Design ALU, start of the top module:
module ALU(
    input logic CLK,
    input logic RST,
    input logic ACT,
    input logic[3:0]  OP,
    input logic[1:0]  MOVI,
    input logic[31:0] REG_A,
    input logic[31:0] REG_B,
    input logic[31:0] MEM,
    input logic[31:0] IMM,
    output logic[31:0] DATA,
    output logic       RDY,
    output logic       VLD
);
Settings: LEC_CHECK=0, ABC_AREA=1, CAP_MARGIN=10, CELL_PAD_IN_SITES_DETAIL_PLACEMENT=1, CORE_ASPECT_RATIO=0.94, CORE_MARGIN=2, CORE_UTILIZATION=40, GPL_TIMING_DRIVEN=1, PLACE_DENSITY_LB_ADDON=0.12, SLEW_MARGIN=40, TNS_END_PERCENT=25; clock period 10.5 ns.
run.sh (not shown) runs the stock make flow with config.mk's settings and CLKGATE_MAP_FILE=.
Rerun with:
CAP_MARGIN = 20   (was 10)
CELL_PAD_IN_SITES_DETAIL_PLACEMENT = not set   (was 1)
CELL_PAD_IN_SITES_GLOBAL_PLACEMENT = 3   (was not set)
CORE_ASPECT_RATIO = 0.67   (was 0.94)
CORE_UTILIZATION = 58   (was 40)
CTS_CLUSTER_DIAMETER = 230   (was not set)
CTS_CLUSTER_SIZE = 60   (was not set)
GPL_TIMING_DRIVEN = not set   (was 1)
PLACE_DENSITY_LB_ADDON = not set   (was 0.12)
SETUP_SLACK_MARGIN = 3.09   (was not set)
SLEW_MARGIN = 20   (was 40)
TNS_END_PERCENT = 70   (was 25)
Effect: The new run died in 3_1_place_gp_skip_io; area after synthesis stays the same; die area decreases by 31%; synthesized cell count stays the same.
Rerun with:
CAP_MARGIN = 10   (was 20)
CELL_PAD_IN_SITES_DETAIL_PLACEMENT = 1   (was not set)
CORE_ASPECT_RATIO = 0.94   (was 0.67)
CORE_UTILIZATION = 71   (was 58)
CTS_CLUSTER_DIAMETER = not set   (was 230)
CTS_CLUSTER_SIZE = not set   (was 60)
GPL_TIMING_DRIVEN = 1   (was not set)
PLACE_DENSITY_LB_ADDON = 0.12   (was not set)
SETUP_SLACK_MARGIN = not set   (was 3.09)
SLEW_MARGIN = 0   (was 20)
TNS_END_PERCENT = 25   (was 70)
Outcome: The changed run died in 3_1_place_gp_skip_io; die area goes down by about a fifth; area after synthesis does not change; synthesized cell count does not change.
Rerun with:
ABC_AREA = not set   (was 1)
CAP_MARGIN = 20   (was 10)
CELL_PAD_IN_SITES_DETAIL_PLACEMENT = not set   (was 1)
CELL_PAD_IN_SITES_GLOBAL_PLACEMENT = not set   (was 3)
CORE_ASPECT_RATIO = not set   (was 0.94)
CORE_UTILIZATION = 40   (was 71)
CTS_CLUSTER_SIZE = 13   (was not set)
GPL_TIMING_DRIVEN = not set   (was 1)
PLACE_DENSITY_LB_ADDON = not set   (was 0.12)
SETUP_SLACK_MARGIN = -0.93   (was not set)
SLEW_MARGIN = 20   (was 0)
TNS_END_PERCENT = 40   (was 25)
What happened: This time the run completed and failed the layout checks on negative setup slack. Synthesized area decreases by 7.8%. Synthesized cell count decreases by 21%. Die size increases by 63%.
Rerun with:
CTS_CLUSTER_SIZE = not set   (was 13)
SETUP_SLACK_MARGIN = not set   (was -0.93)
TNS_END_PERCENT = not set   (was 40)
clock period = 10.3 ns   (was 10.5 ns; I/O delays follow)
This time the run completed without violations.
Final area came out higher by 1.6%.
Setup slack gains 0.24 ns.
Worst hold slack gets worse by 0.0071 ns.
Global-route usage stays flat.
Count of clock-buffer cells in the layout does not change.

---

v21:
Starting RTL as in the previous note.
export LEC_CHECK = 0
export ABC_AREA = 0
export CAP_MARGIN = 20
export CORE_MARGIN = 2
export CORE_UTILIZATION = 72
export CTS_CLUSTER_DIAMETER = 392
export CTS_CLUSTER_SIZE = 98
export SLEW_MARGIN = 20
export TNS_END_PERCENT = 5
create_clock -name core_clock -period 5.92 [get_ports {CLK}]
v21 did not finish: a tool error stopped it during global routing (5_1_grt).
### v21 -> v33
Settings: clearing CTS_CLUSTER_SIZE, which used to be 98; clearing CTS_CLUSTER_DIAMETER, which used to be 392; clearing TNS_END_PERCENT, which used to be 5; swapping 72 for 57 in CORE_UTILIZATION; putting SETUP_SLACK_MARGIN at 0.72 where nothing was set; clearing ABC_AREA, which used to be 0; swapping 5.92 for 6.13 in the clock period (ns, I/O delays scaled along).
## What came out
Completing all stages was not enough for v33: its layout failed the final checks because of negative setup slack. STATUS die size: v33 loses against v21. Compared with v21, v33 shows number of buffers added for setup after CTS higher by 31. Compared v33 against v21; synthesized chip area reported by yosys within noise. Taking v21 as the reference, in v33 area of the core went up, worst slack at placement has increased. v33 has total placed instance area above what v21 had. Effective utilization at floorplan for v33 is lower than for v21. From v21 to v33 the numbers moved as follows: die outline width grew by about 12%; proportion of register bits with asynchronous set or reset after synthesis comparable.
[inputs] v8 vs v33
Settings: SETUP_SLACK_MARGIN changed from 0.72 to 0.93; CORE_UTILIZATION changed from 57 to 72; CTS_CLUSTER_DIAMETER newly set to 96; the clock period (ns, I/O delays scaled along) changed from 6.13 to 5.29.
[summary]
v8 against v33: number of synthesized flops with an enable pin now sits at about the same level, die area saw a decrease, share of flip-flops with an asynchronous set or reset after synthesis ~0 delta, width of the die fell by about 11%.
Seen in the log of v8: GRT-0116 during global routing (5_1_grt), after which the run never completed.
Edits applied to the flow inputs when going from v8 to v55:
Settings: swapping 0.93 for 0.46 in SETUP_SLACK_MARGIN; putting CTS_CLUSTER_SIZE at 46 where nothing was set; putting PLACE_DENSITY at 0.64 where nothing was set; putting CORE_ASPECT_RATIO at 0.72 where nothing was set; swapping 20 for 10 in CAP_MARGIN.
## What came out
In v55 relative to v8, area inside the core boundary had gone down slightly.
The detailed-placement wirelength estimate of v55 falls short of that of v8 by 0.49%.
FAIL v55 @ global routing (5_1_grt): tool exited with error
Reported for v8 and v55, sequential-to-total area share from yosys stat turned out identical to the last digit.
There was hardly any difference in area after synthesis between v8 and v55.
v8 -> v55: weighted congestion at the end of routability-driven global placement increased by a few percent
The core utilization before placement reported for v55 is greater than that of v8 by 0.29 points.
Horizontal die size: lower on v8

---

ALU again, from the RTL that the note above started with.
Settings: LEC_CHECK=0, ABC_AREA=0, CAP_MARGIN=20, CORE_MARGIN=2, CORE_UTILIZATION=58, CTS_CLUSTER_DIAMETER=371, GPL_TIMING_DRIVEN=1, MAX_ROUTING_LAYER=met4, PLACE_DENSITY_LB_ADDON=0.21, SLEW_MARGIN=20, TNS_END_PERCENT=40; clock period 8.32 ns.
The first run completed, yet does not pass: setup timing.
Change:
ABC_AREA = default   (was 0)
CORE_UTILIZATION = 24   (was 58)
CTS_CLUSTER_DIAMETER = default   (was 371)
GPL_TIMING_DRIVEN = default   (was 1)
MAX_ROUTING_LAYER = default   (was met4)
PLACE_DENSITY_LB_ADDON = default   (was 0.21)
TNS_END_PERCENT = default   (was 40)
clock period = 16.3 ns   (was 8.32 ns; I/O delays follow)
=> This time the run produced a clean layout; core utilization went down by 48 points; via count drops by 9.6%; cell area fell by 13%; non-clock buffer count came out lower by 670; setup slack improved by 3.6 ns; count of clock-buffer cells in the layout is unchanged; area after synthesis stays the same; flip-flop count stays the same.
Change:
CORE_UTILIZATION = 19   (was 24)
clock period = 10.3 ns   (was 16.3 ns; I/O delays follow)
=> The new run completed without violations; routed wire length grows by 6.7%; die area rose by 26%; clock-buffer cell count does not change; via count goes up by 3.6%.

---

ALU again, from the RTL that the note above started with.
Settings: LEC_CHECK=0, ABC_AREA=1, CAP_MARGIN=10, CELL_PAD_IN_SITES_DETAIL_PLACEMENT=1, CELL_PAD_IN_SITES_GLOBAL_PLACEMENT=3, CORE_ASPECT_RATIO=1.5, CORE_MARGIN=2, CORE_UTILIZATION=71, GPL_ROUTABILITY_DRIVEN=0, GPL_TIMING_DRIVEN=0, HOLD_SLACK_MARGIN=-0.04, MIN_ROUTING_LAYER=met2, PLACE_DENSITY_LB_ADDON=0.12, SLEW_MARGIN=0, TNS_END_PERCENT=25; clock period 10.5 ns.
The starting point ended with an error in global placement without I/O (3_1_place_gp_skip_io).
Change:
- CAP_MARGIN: 10 -> 20
- CELL_PAD_IN_SITES_DETAIL_PLACEMENT: 1 -> not set
- CELL_PAD_IN_SITES_GLOBAL_PLACEMENT: 3 -> not set
- CORE_ASPECT_RATIO: 1.5 -> not set
- CORE_UTILIZATION: 71 -> 54
- CTS_CLUSTER_DIAMETER: not set -> 153
- CTS_CLUSTER_SIZE: not set -> 30
- GPL_ROUTABILITY_DRIVEN: 0 -> not set
- GPL_TIMING_DRIVEN: 0 -> not set
- HOLD_SLACK_MARGIN: -0.04 -> not set
- MIN_ROUTING_LAYER: met2 -> not set
- PLACE_DENSITY: not set -> 0.43
- PLACE_DENSITY_LB_ADDON: 0.12 -> not set
- SETUP_SLACK_MARGIN: not set -> -0.95
- SLEW_MARGIN: 0 -> 20
- TNS_END_PERCENT: 25 -> not set
After rerunning: The changed run passed the timing, design-rule and antenna checks. Area after synthesis is unchanged. Synthesized cell count stays the same. Die area rises by a quarter to a third.
Change:
- ABC_AREA: 1 -> not set
- CELL_PAD_IN_SITES_DETAIL_PLACEMENT: not set -> 1
- CORE_ASPECT_RATIO: not set -> 0.94
- CORE_UTILIZATION: 54 -> 40
- CTS_CLUSTER_DIAMETER: 153 -> not set
- CTS_CLUSTER_SIZE: 30 -> not set
- GPL_TIMING_DRIVEN: not set -> 0
- PLACE_DENSITY: 0.43 -> not set
- SETUP_SLACK_MARGIN: -0.95 -> not set
Result: Now the flow completed, yet does not pass: negative setup slack. Critical path depth is higher by 1. Wire length is higher by 23%. Worst hold slack improves by 0.21 ns. Core utilization is lower by 13 points. Design area is lower by 1.7%. Count of clock-buffer cells in the layout is unchanged. Worst setup slack degrades by 0.31 ns. Non-clock buffer count is higher by 215. Flip-flop count does not change. Cell count is lower by 12%.
Change:
- ABC_AREA: not set -> 0
- CELL_PAD_IN_SITES_GLOBAL_PLACEMENT: not set -> 3
- CORE_ASPECT_RATIO: 0.94 -> 0.67
- CORE_UTILIZATION: 40 -> 58
- CTS_CLUSTER_DIAMETER: not set -> 227
- CTS_CLUSTER_SIZE: not set -> 83
- GPL_ROUTABILITY_DRIVEN: not set -> 0
- HOLD_SLACK_MARGIN: not set -> 0.29
- PLACE_DENSITY: not set -> 0.77
- SETUP_SLACK_MARGIN: not set -> 3.09
- SLEW_MARGIN: 20 -> 15
- TNS_END_PERCENT: not set -> 90
Effect: The new run aborted during global placement without I/O (3_1_place_gp_skip_io); die size falls by a quarter to a third; area after synthesis stays the same; synthesized cell count does not change.

---

The RTL this note starts from:
==> flow/design.v <==
module ALU(
    input logic CLK,
    input logic RST,
    input logic ACT,
    input logic[3:0]  OP,
    input logic[1:0]  MOVI,
    input logic[31:0] REG_A,
    input logic[31:0] REG_B,
    input logic[31:0] MEM,
    input logic[31:0] IMM,
    output logic[31:0] DATA,
    output logic       RDY,
    output logic       VLD
);
    typedef enum logic [1:0] {
        INIT,
        FIRST_STAGE,
        MUL_FIRST_STAGE,
        MUL_SECOND_STAGE
    } state_type;
    state_type state_curr;
    state_type state_next;
    logic[31:0] operand_A;
    logic[31:0] operand_B;
    logic[31:0] norm_res;
    logic[31:0] norm_reg;
    logic[63:0] mult_res;
    logic       mult_req;
    always_comb begin
        case (state_curr)
            INIT:
                if (ACT) begin
                    if (mult_req)
                        state_next = MUL_FIRST_STAGE;
                    else
                        state_next = FIRST_STAGE;
                end else
                     state_next = INIT;
            FIRST_STAGE:      state_next = INIT;
            MUL_FIRST_STAGE:  state_next = MUL_SECOND_STAGE;
            MUL_SECOND_STAGE: state_next = INIT;
        endcase
    end
    always_ff @(posedge CLK) begin
        if (RST) begin
            state_curr  <= INIT;
        end else begin
            state_curr <= state_next;
            if (state_next == MUL_FIRST_STAGE)
                mult_res <= operand_A * operand_B;
            if (state_next == FIRST_STAGE)
                norm_reg <= norm_res;
        end
    end
    always_comb begin
        case (state_curr)
            INIT:             DATA = 32'b0;
            FIRST_STAGE:      DATA = norm_reg;
            MUL_FIRST_STAGE:  DATA = mult_res[31:0];
            MUL_SECOND_STAGE: DATA = mult_res[63:32];
        endcase
    end
    assign operand_A = REG_A;
    assign VLD = (state_curr != INIT) & ~RST;
    assign RDY = state_curr == INIT;
    always_comb begin
        case (MOVI)
            2'b00:   operand_B = REG_B;
            2'b01:   operand_B = MEM;
            2'b10:   operand_B = IMM;
            default: operand_B = '0;
        endcase
    end
    always_comb begin
        norm_res = 32'b0;
        mult_req = 0;
        if (RDY) begin
            case (OP)
                4'b0000: norm_res = operand_A + operand_B;             
                4'b0001: norm_res = operand_A - operand_B;             
                4'b0010: mult_req = 1;                                 
                4'b0011: norm_res = {1'b0, operand_B[31:1]};           
                4'b0100: norm_res = {operand_B[30:0], 1'b0};           
                4'b0101: norm_res = {operand_B[0], operand_B[31:1]};   
                4'b0110: norm_res = {operand_B[30:0], operand_B[31]};  
                4'b0111: norm_res = ~operand_B;                        
                4'b1000: norm_res = operand_A & operand_B;             
                4'b1001: norm_res = operand_A | operand_B;             
                4'b1010: norm_res = operand_A ^ operand_B;             
                4'b1011: norm_res = ~(operand_A & operand_B);          
                4'b1100: norm_res = ~(operand_A | operand_B);          
                4'b1101: norm_res = ~(operand_A ^ operand_B);          
                4'b1110: norm_res = operand_B + 1;                     
                4'b1111: norm_res = operand_B - 1;                     
            endcase
        end
    end
endmodule
clock: 10.5 ns
lec_check: 0
cap_margin: 20
core_margin: 2
core_utilization: 40
cts_cluster_size: 13
setup_slack_margin: -0.92
slew_margin: 20
tns_end_percent: 5
The first run finished but fails on setup timing.
Then changed:
Settings changed: ABC_AREA set to 1, CELL_PAD_IN_SITES_DETAIL_PLACEMENT set to 1, CELL_PAD_IN_SITES_GLOBAL_PLACEMENT set to 3, CORE_ASPECT_RATIO set to 0.67, CORE_UTILIZATION 40 to 58, CTS_CLUSTER_DIAMETER set to 136, CTS_CLUSTER_SIZE 13 to 25, GPL_ROUTABILITY_DRIVEN set to 0, HOLD_SLACK_MARGIN set to 0.29, SETUP_SLACK_MARGIN -0.92 to 3.09, TNS_END_PERCENT 5 to 90.
After rerunning:
- Now the flow never finished: it broke off in global placement without I/O (3_1_place_gp_skip_io)
- area after synthesis went up by about 8%
- die size went down by about 25%
- synthesized cell count went up by about 27%

---

## build 25
Starts from the design.v that is shown in full above.
==> flow/config.mk <==
export PLATFORM = sky130hd
export DESIGN_NAME = ALU
export DESIGN_NICKNAME = ALU
export VERILOG_FILES = /design/flow/design.v
export SDC_FILE = /design/flow/constraint.sdc
export NUM_CORES = 4
export LEC_CHECK = 0
export ABC_AREA = 0
export CAP_MARGIN = 20
export CORE_MARGIN = 2
export CORE_UTILIZATION = 72
export CTS_CLUSTER_DIAMETER = 392
export CTS_CLUSTER_SIZE = 98
export PLACE_DENSITY = 0.39
export SLEW_MARGIN = 20
==> flow/constraint.sdc <==
create_clock -name core_clock -period 5.92 [get_ports {CLK}]
set_input_delay 1.1840 -clock core_clock [delete_from_list [all_inputs] [get_ports {CLK}]]
set_output_delay 1.1840 -clock core_clock [all_outputs]
set_load 0.01 [all_outputs]
Build 25: it failed with a tool error in global routing (5_1_grt), so there are no final results.
Input changes introduced in build 61 (baseline for comparison: build 25):
--- a/flow/config.mk
+++ b/flow/config.mk
@@ -8 +7,0 @@
-export ABC_AREA = 0
@@ -11,4 +10 @@
-export CORE_UTILIZATION = 72
-export CTS_CLUSTER_DIAMETER = 392
-export CTS_CLUSTER_SIZE = 98
-export PLACE_DENSITY = 0.39
+export CORE_UTILIZATION = 40
==> flow/constraint.sdc <==
create_clock -name core_clock -period 10.5 [get_ports {CLK}]
set_input_delay 2.1000 -clock core_clock [delete_from_list [all_inputs] [get_ports {CLK}]]
set_output_delay 2.1000 -clock core_clock [all_outputs]
set_load 0.01 [all_outputs]
==> results <==
Build 61 completed end to end with timing, DRC and antenna clean. For placed cell area, dividing the value from build 61 by the value from build 25 gives 0.949. There was hardly any difference in area share of fa/ha/maj cells after synthesis between build 25 and build 61. Higher initial standard-cell utilization of the core goes to build 25 over build 61.
[inputs] build 8 vs build 61
--- a/flow/config.mk
+++ b/flow/config.mk
@@ -7,0 +8 @@
+export ABC_AREA = 1
@@ -10 +11,4 @@
-export CORE_UTILIZATION = 40
+export CORE_UTILIZATION = 58
+export CTS_CLUSTER_DIAMETER = 153
+export CTS_CLUSTER_SIZE = 30
+export PLACE_DENSITY = 0.43
@@ -11,0 +16 @@
+export TNS_END_PERCENT = 5
Notes after the runs:
For number of cells after detailed placement, dividing the value from build 61 by the value from build 8 gives 0.908.
Share of the cycle needed by the critical path after routing: build 8 vs build 61 — no meaningful difference
Looking only at post-synthesis share of cell area spent on and, or, nand and nor gates, and setting everything else aside, the lower value of build 8 and build 61 goes to build 61.
[compare] base=build 61 new=build 8: sequential portion of the cell area level.
Diff build 8..build 61 | clock-cell share of area | negligible
On layout-stage area growth over the synthesis result: between build 8 and build 61, it ends up higher for build 61.
Against build 61, build 8 comes in about 11% higher on count of vias placed by the detailed router.
For build 20, these inputs were changed with respect to build 8:
--- a/flow/config.mk
+++ b/flow/config.mk
@@ -11,2 +11,2 @@
-export CORE_UTILIZATION = 58
-export CTS_CLUSTER_DIAMETER = 153
+export CORE_UTILIZATION = 40
+export CTS_CLUSTER_DIAMETER = 384
@@ -14 +14 @@
-export PLACE_DENSITY = 0.43
+export SETUP_SLACK_MARGIN = -0.95
@@ -16 +15,0 @@
-export TNS_END_PERCENT = 5
Findings:
Final critical-path setup slack in build 20 is 170 ps below build 8. In the route summary, build 20 ends up with a via count below that of build 8. Looking at termination of the worst setup path, the mult_res[54] result is from build 8; the mult_res[57] one comes from build 20. Cmp build 8 and build 20 / total wirelength of the detailed-routed design / higher: build 20.
Inputs modified between build 20 and build 9:
--- a/flow/config.mk
+++ b/flow/config.mk
@@ -8 +7,0 @@
-export ABC_AREA = 1
@@ -12,3 +11,2 @@
-export CTS_CLUSTER_DIAMETER = 384
-export CTS_CLUSTER_SIZE = 30
-export SETUP_SLACK_MARGIN = -0.95
+export CTS_CLUSTER_DIAMETER = 135
+export SETUP_SLACK_MARGIN = 3.09
@@ -15,0 +14 @@
+export TNS_END_PERCENT = 70
==> comparison <==
Clock-cell share of area of build 20 is on par with build 9. Going from build 20 to build 9, die size shrinks by about 8%. Note that the timing-limited maximum frequency recorded for build 20 amounts to 0.929 times the value seen in build 9. From build 20 to build 9 the numbers moved as follows: wire length of the first global-routing pass decreased by 1.7% relative to the old numbers, deepest level of the CTS H-tree held.
Edits applied to the flow inputs when going from build 9 to build 87:
--- a/flow/config.mk
+++ b/flow/config.mk
@@ -7,0 +8 @@
+export ABC_AREA = 1
@@ -8,0 +10 @@
+export CORE_ASPECT_RATIO = 1.76
@@ -10,3 +12,4 @@
-export CORE_UTILIZATION = 40
-export CTS_CLUSTER_DIAMETER = 135
-export SETUP_SLACK_MARGIN = 3.09
+export CORE_UTILIZATION = 58
+export CTS_CLUSTER_DIAMETER = 153
+export CTS_CLUSTER_SIZE = 98
+export PLACE_DENSITY = 0.43
@@ -14 +17 @@
-export TNS_END_PERCENT = 70
+export TNS_END_PERCENT = 5
### Flow results
Summary of build 87 over build 9: global-route wire length before repair moved up, clock transition at the registers of the reported paths level. Taking build 9 as the reference point, the area after detailed placement of build 87 rises by about 3%.
